## v49
==> flow/design.v (excerpt) <==
module calculator(
	input newkey,
	input [4:0] keycode,
	input clk,
	input rst,
	output reg [19:0] x,
	output reg led							 
	);
Size in the first run: about 1900 cells after synthesis, about 42 flip-flops, about 29 I/O pins, about 16000 sq um of cells after synthesis.
Settings: LEC_CHECK=0, CAP_MARGIN=20, CORE_MARGIN=2, CORE_UTILIZATION=72, PLACE_DENSITY=0.38, SETUP_SLACK_MARGIN=1.49, SLEW_MARGIN=20; clock period 7.12 ns.
run.sh (not shown) runs the stock make flow with config.mk's settings and CLKGATE_MAP_FILE=.
The inputs of v16 differ from those of v49 as listed below.
Settings: removing SETUP_SLACK_MARGIN (formerly 1.49); changing CORE_UTILIZATION from 72 to 59; removing PLACE_DENSITY (formerly 0.38); changing the clock period (ns, I/O delays scaled along) from 7.12 to 7.87.
### Flow results
v16: no failed stages, no open violations at the end. The fraction of area in registers of v49 and that of v16 are within noise of each other. The higher clock-net power came out of v49. Of v16 and v49, the run reporting the lower count of non-CTS buffers in the layout was v16. Higher routed length on met3 was reported by v49, not v16. The launching element of the worst setup path comes out x[7]$_SDFFE_PP0P_ in one run and y[3]$_SDFFE_PP0P_ in the other, namely in v49 and v16 respectively. v16 vs. v49: total detailed-routing wirelength went down 4.2 mm; count of inserted antenna diode cells went down 2; core utilization went down 21 points; clock-pin slew of the registers on the worst-case setup and hold paths went up 0.02 ns. Between v16 and v49, the overall fraction of global-route tracks in use is lower for v16. Est. power | v16 vs v49 | v16 lower. v49 ended up with met4 as its top layer used by detailed routing; v16 ended up with met5. [v16 vs v49] clock period minus final worst setup slack: higher in v16.
Relative to v16, the following input files were edited for v19:
Settings: an added PLACE_DENSITY_LB_ADDON of 0.01; a change of CORE_UTILIZATION from 59 to 72; a change of the clock period (ns, I/O delays scaled along) from 7.87 to 6.72.
## What came out
- To summarise v19: no stage aborted, but the layout did not pass its checks, failing on negative setup slack.
- Total power delta (v19 − v16): unfavourable
- Compared to v16, v19 was floorplanned on a smaller die.
- The final reports for v19 and v16 show final cell count without fillers higher in the former.
--- input diff v19..v14 ---
Settings: clearing PLACE_DENSITY_LB_ADDON, which used to be 0.01; swapping 72 for 60 in CORE_UTILIZATION; swapping 6.72 for 4.45 in the clock period (ns, I/O delays scaled along).
Results
The final report for v14 shows a completed flow and a layout that fails verification, specifically negative setup slack.
STATUS run=v19 STAGES=ALL_DONE FINAL_CHECKS=FAILED CAUSE=negative setup slack
v14 vs. v19: flip-flop and latch share of the layout cell area has decreased; total routing resource utilization after global routing has decreased; via density per instance has decreased; fraction of cell area in non-clock buffers has increased.
v14 gives less total routed wirelength than v19 did.
Maximum frequency in v14 vs v19: up about 2.3%

* * *

job 3052:
calculator again, from the RTL that the note above started with.
Settings: LEC_CHECK=0, CAP_MARGIN=20, CORE_MARGIN=2, CORE_UTILIZATION=72, CTS_CLUSTER_DIAMETER=29, PLACE_DENSITY=0.38, SETUP_SLACK_MARGIN=0.99, SLEW_MARGIN=20, TNS_END_PERCENT=95; clock period 6.72 ns.
Completing all stages was not enough for job 3052: its layout failed the final checks because of negative setup slack.
> inputs changed (job 3052 -> job 5731)
Settings: TNS_END_PERCENT: 95 -> unset; PLACE_DENSITY: 0.38 -> unset; CORE_UTILIZATION: 72 -> 40; CTS_CLUSTER_DIAMETER: 29 -> unset; SETUP_SLACK_MARGIN: 0.99 -> unset; the clock period (ns, I/O delays scaled along): 6.72 -> 10.6.
==> comparison <==
The flow did not stop early for job 5731: all stages ran, and the layout cleared the timing, design-rule and antenna checks. Comparing job 3052 and job 5731, the lower clock group share of total power was measured on job 3052. Final design utilization (higher): job 3052. Per the comparison of job 5731 with job 3052, worst slew margin relative to its limit went up; layout overhead on the synthesized area shrank by 11 points; setup TNS saw an increase; critical path depth dropped 1.
[inputs] job 2065 vs job 5731
Settings: changing CORE_UTILIZATION from 40 to 72; changing the clock period (ns, I/O delays scaled along) from 10.6 to 12.2.
## What came out
- Job 2065 vs job 5731: measured slew at the worst slew-check pin up
- [compare] base=job 5731 new=job 2065: largest vdd supply drop fell about 35%, time the worst path needs with I/O delays and setup rose 0.13 ns.
- When the final numbers for job 5731 and job 2065 were put side by side, the maximum clock frequency turned out to be smaller in job 2065.
- Routed wire in job 2065 totals less than in job 5731.
- Job 2065 vs. job 5731: hold slack picked up an extra 0.13 ns, area after synthesis neither gained nor lost much, worst hold path depth picked up an extra 3, overall die width lost 51 um.
- Changes observed in job 2065 relative to job 5731: post-layout net count went down, fraction of area in clock buffers and inverters went down by 0.15 points.
diff inputs: job 2065 => job 7545
Settings: TNS_END_PERCENT now 5, previously not set; SETUP_SLACK_MARGIN now 0.37, previously not set; PLACE_DENSITY now 0.38, previously not set; the clock period (ns, I/O delays scaled along) now 5.61, was 12.2.
==> results <==
- Summary of job 2065 and job 7545: one run falls short of a clean finish, namely job 7545.
- From the logs: job 7545 reached the end of the flow and failed the layout checks with negative setup slack.
- Detail-routed net length per standard cell is higher on job 7545
- Comparing setup slack of the critical path after layout for job 2065 and job 7545, the bigger number came from job 2065.
- Wire: job 7545 routes more than job 2065

* * *

Setup of run A:
The RTL this note starts from:
==> flow/design.v <==
module calculator(
	input newkey,
	input [4:0] keycode,
	input clk,
	input rst,
	output reg [19:0] x,
	output reg led							 
	);
	localparam PLUS = 1'd0;					 
	localparam TIMES = 1'd1;				 
	localparam CLEAR20 = 20'd0;				 
	localparam CLEAR2 = 2'd0;				 
	localparam CLEAR1 = 1'd0;				 
	reg [19:0] y;
	reg op;
	reg [19:0] nextX;
	reg [19:0] nextY;
	reg nextOp;
	reg nextLED;
	reg [2:0] select;
	wire [19:0] sum;
	wire [19:0] product;
	wire [19:0] result;
	wire [19:0] ovp;						 
	wire ovs;								 
	always @ (posedge clk)
		begin
			if (rst)
				begin
					x <= CLEAR20;
					y <= CLEAR20;
					op <= CLEAR1;
					led <= CLEAR1;
				end
			else
				begin
					x <= nextX;
					y <= nextY;
					op <= nextOp;
					led <= nextLED;
				end
		end
  always @ (select, x, y, op, led, result, ovp, ovs, keycode)
		case(select)
			3'd0:						 
				begin
              		nextX = x;
					nextY = y;
					nextOp = op;
					nextLED = led;
				end
			3'd1:						 
				begin
              		nextX = CLEAR20;
					nextY = x;
					nextOp = PLUS;
					nextLED = CLEAR1;
				end
			3'd2:						 
				begin
              		nextX = CLEAR20;
					nextY = x;
					nextOp = TIMES;
					nextLED = CLEAR1;
				end
			3'd3:						 
				begin
              		nextX = result;
					nextY = y;
					nextOp = op;
					nextLED = op ? (ovp != 0) : ovs;
				end	
			3'd4:						 
				begin
              		nextX = CLEAR20;
					nextY = CLEAR20;
					nextOp = CLEAR1;				 
					nextLED = CLEAR1;
				end
			3'd7:						 
				begin
              		nextX = {x[15:0],keycode[3:0]};	 
					nextY = y;
					nextOp = op;
					nextLED = CLEAR1;
				end
			default:					 
				begin
              		nextX = x;
					nextY = y;
					nextOp = op;
					nextLED = led;
				end
		endcase
	always @ (newkey, keycode)
		begin
			if(!newkey)	select <= 3'd0;				 
			else if(keycode[4]) select <= 3'd7;		 
			else select <= keycode[2:0];			 
		end
	assign result = op ? product : sum;				 
	assign {ovp, product} = x * y;					 
	assign {ovs, sum} = x + y;						 
endmodule	
Settings: LEC_CHECK=0, ABC_AREA=1, CAP_MARGIN=20, CORE_ASPECT_RATIO=1.42, CORE_MARGIN=2, CORE_UTILIZATION=42, CTS_CLUSTER_DIAMETER=333, CTS_CLUSTER_SIZE=98, HOLD_SLACK_MARGIN=0.12, MAX_ROUTING_LAYER=met4, MIN_ROUTING_LAYER=met1, PLACE_DENSITY=0.8, SETUP_SLACK_MARGIN=3.1, SLEW_MARGIN=15, TNS_END_PERCENT=40; clock period 13.3 ns.
Edits applied to the flow inputs when going from run A to run B:
# run A
export LEC_CHECK = 0
export ABC_AREA = 1
export CAP_MARGIN = 20
export CORE_ASPECT_RATIO = 1.42
export CORE_MARGIN = 2
export CORE_UTILIZATION = 42
export CTS_CLUSTER_DIAMETER = 333
export CTS_CLUSTER_SIZE = 98
export HOLD_SLACK_MARGIN = 0.12
export MAX_ROUTING_LAYER = met4
export MIN_ROUTING_LAYER = met1
export PLACE_DENSITY = 0.8
export SETUP_SLACK_MARGIN = 3.1
export SLEW_MARGIN = 15
export TNS_END_PERCENT = 40
create_clock -name core_clock -period 13.3 [get_ports {clk}]
# run B
export LEC_CHECK = 0
export ABC_AREA = 1
export CAP_MARGIN = 20
export CORE_ASPECT_RATIO = 1.42
export CORE_MARGIN = 2
export CORE_UTILIZATION = 72
export CTS_CLUSTER_DIAMETER = 333
export CTS_CLUSTER_SIZE = 75
export GPL_ROUTABILITY_DRIVEN = 0
export HOLD_SLACK_MARGIN = 0.12
export MAX_ROUTING_LAYER = met4
export MIN_ROUTING_LAYER = met1
export SETUP_SLACK_MARGIN = -0.32
export SLEW_MARGIN = 15
export TNS_END_PERCENT = 5
create_clock -name core_clock -period 13.3 [get_ports {clk}]
Notes after the runs:
Average wire per cell in the routed design: run B vs run A up about 12%. Compared run A against run B; clock-cell share of area within noise. When run B is measured against run A, its share of total power consumed by net switching turns out 2.0 points higher. Detailed-route wire length on metal 1 (lower): run A. Total power of run B is lower than that of run A. Against run A, non-clock buffer count in run B fell by more than 10%.
Changes in run C relative to run B:
# run B
export LEC_CHECK = 0
export ABC_AREA = 1
export CAP_MARGIN = 20
export CORE_ASPECT_RATIO = 1.42
export CORE_MARGIN = 2
export CORE_UTILIZATION = 72
export CTS_CLUSTER_DIAMETER = 333
export CTS_CLUSTER_SIZE = 75
export GPL_ROUTABILITY_DRIVEN = 0
export HOLD_SLACK_MARGIN = 0.12
export MAX_ROUTING_LAYER = met4
export MIN_ROUTING_LAYER = met1
export SETUP_SLACK_MARGIN = -0.32
export SLEW_MARGIN = 15
export TNS_END_PERCENT = 5
create_clock -name core_clock -period 13.3 [get_ports {clk}]
# run C
export LEC_CHECK = 0
export CAP_MARGIN = 20
export CELL_PAD_IN_SITES_DETAIL_PLACEMENT = 2
export CELL_PAD_IN_SITES_GLOBAL_PLACEMENT = 3
export CORE_ASPECT_RATIO = 1.42
export CORE_MARGIN = 10
export CORE_UTILIZATION = 33
export CTS_CLUSTER_DIAMETER = 333
export CTS_CLUSTER_SIZE = 31
export GPL_ROUTABILITY_DRIVEN = 1
export HOLD_SLACK_MARGIN = 0.12
export MAX_ROUTING_LAYER = met5
export MIN_ROUTING_LAYER = met1
export SETUP_SLACK_MARGIN = 3.13
export SLEW_MARGIN = 15
export TNS_END_PERCENT = 95
create_clock -name core_clock -period 13.3 [get_ports {clk}]
==> results <==
The fmax number comes out lower for run C vs run B.
Looking at length of the first detailed-routing pass in iterations, run C sits below run B.
Routed length on met3 (run C vs. run B) decreases by more than half
Compared with run B, in run C share of synthesized area occupied by flip-flops and latches went up 0.30 points, insertion delay at the late pin of the worst-skew pair shows no meaningful change.
Input-level comparison between run D and run C:
# run C
export LEC_CHECK = 0
export CAP_MARGIN = 20
export CELL_PAD_IN_SITES_DETAIL_PLACEMENT = 2
export CELL_PAD_IN_SITES_GLOBAL_PLACEMENT = 3
export CORE_ASPECT_RATIO = 1.42
export CORE_MARGIN = 10
export CORE_UTILIZATION = 33
export CTS_CLUSTER_DIAMETER = 333
export CTS_CLUSTER_SIZE = 31
export GPL_ROUTABILITY_DRIVEN = 1
export HOLD_SLACK_MARGIN = 0.12
export MAX_ROUTING_LAYER = met5
export MIN_ROUTING_LAYER = met1
export SETUP_SLACK_MARGIN = 3.13
export SLEW_MARGIN = 15
export TNS_END_PERCENT = 95
create_clock -name core_clock -period 13.3 [get_ports {clk}]
# run D
export LEC_CHECK = 0
export ABC_AREA = 1
export CAP_MARGIN = 20
export CORE_ASPECT_RATIO = 1.42
export CORE_MARGIN = 2
export CORE_UTILIZATION = 72
export CTS_CLUSTER_DIAMETER = 333
export HOLD_SLACK_MARGIN = 0.12
export MAX_ROUTING_LAYER = met4
export MIN_ROUTING_LAYER = met1
export SETUP_SLACK_MARGIN = -0.32
export SLEW_MARGIN = 15
export TNS_END_PERCENT = 100
create_clock -name core_clock -period 13.3 [get_ports {clk}]
### Flow results
Of the two values seen for startpoint of the most critical setup path, x[10] was produced by run D and x[7] by run C.
The final reports for run D and run C show number of buffers and inverters on the critical path lower in the former.
The setup slack of run D is higher than that of run C.
Compare run D and run C | hold slack higher: run D
Clock period minus final worst setup slack, run D and run C: smaller value in run D
Via count of the first global-routing pass up 9.8% in run D wrt run C
From run C to run D the numbers moved as follows: chip area from the yosys synthesis statistics picked up an extra about 6%; critical path depth in cells went up 4.
Run D vs run C, and-or/or-and share of the synthesized area went down by 6.2 points.
Via count, run D vs run C: up by more than 10%
Power is estimated from default activity; no workload was simulated.
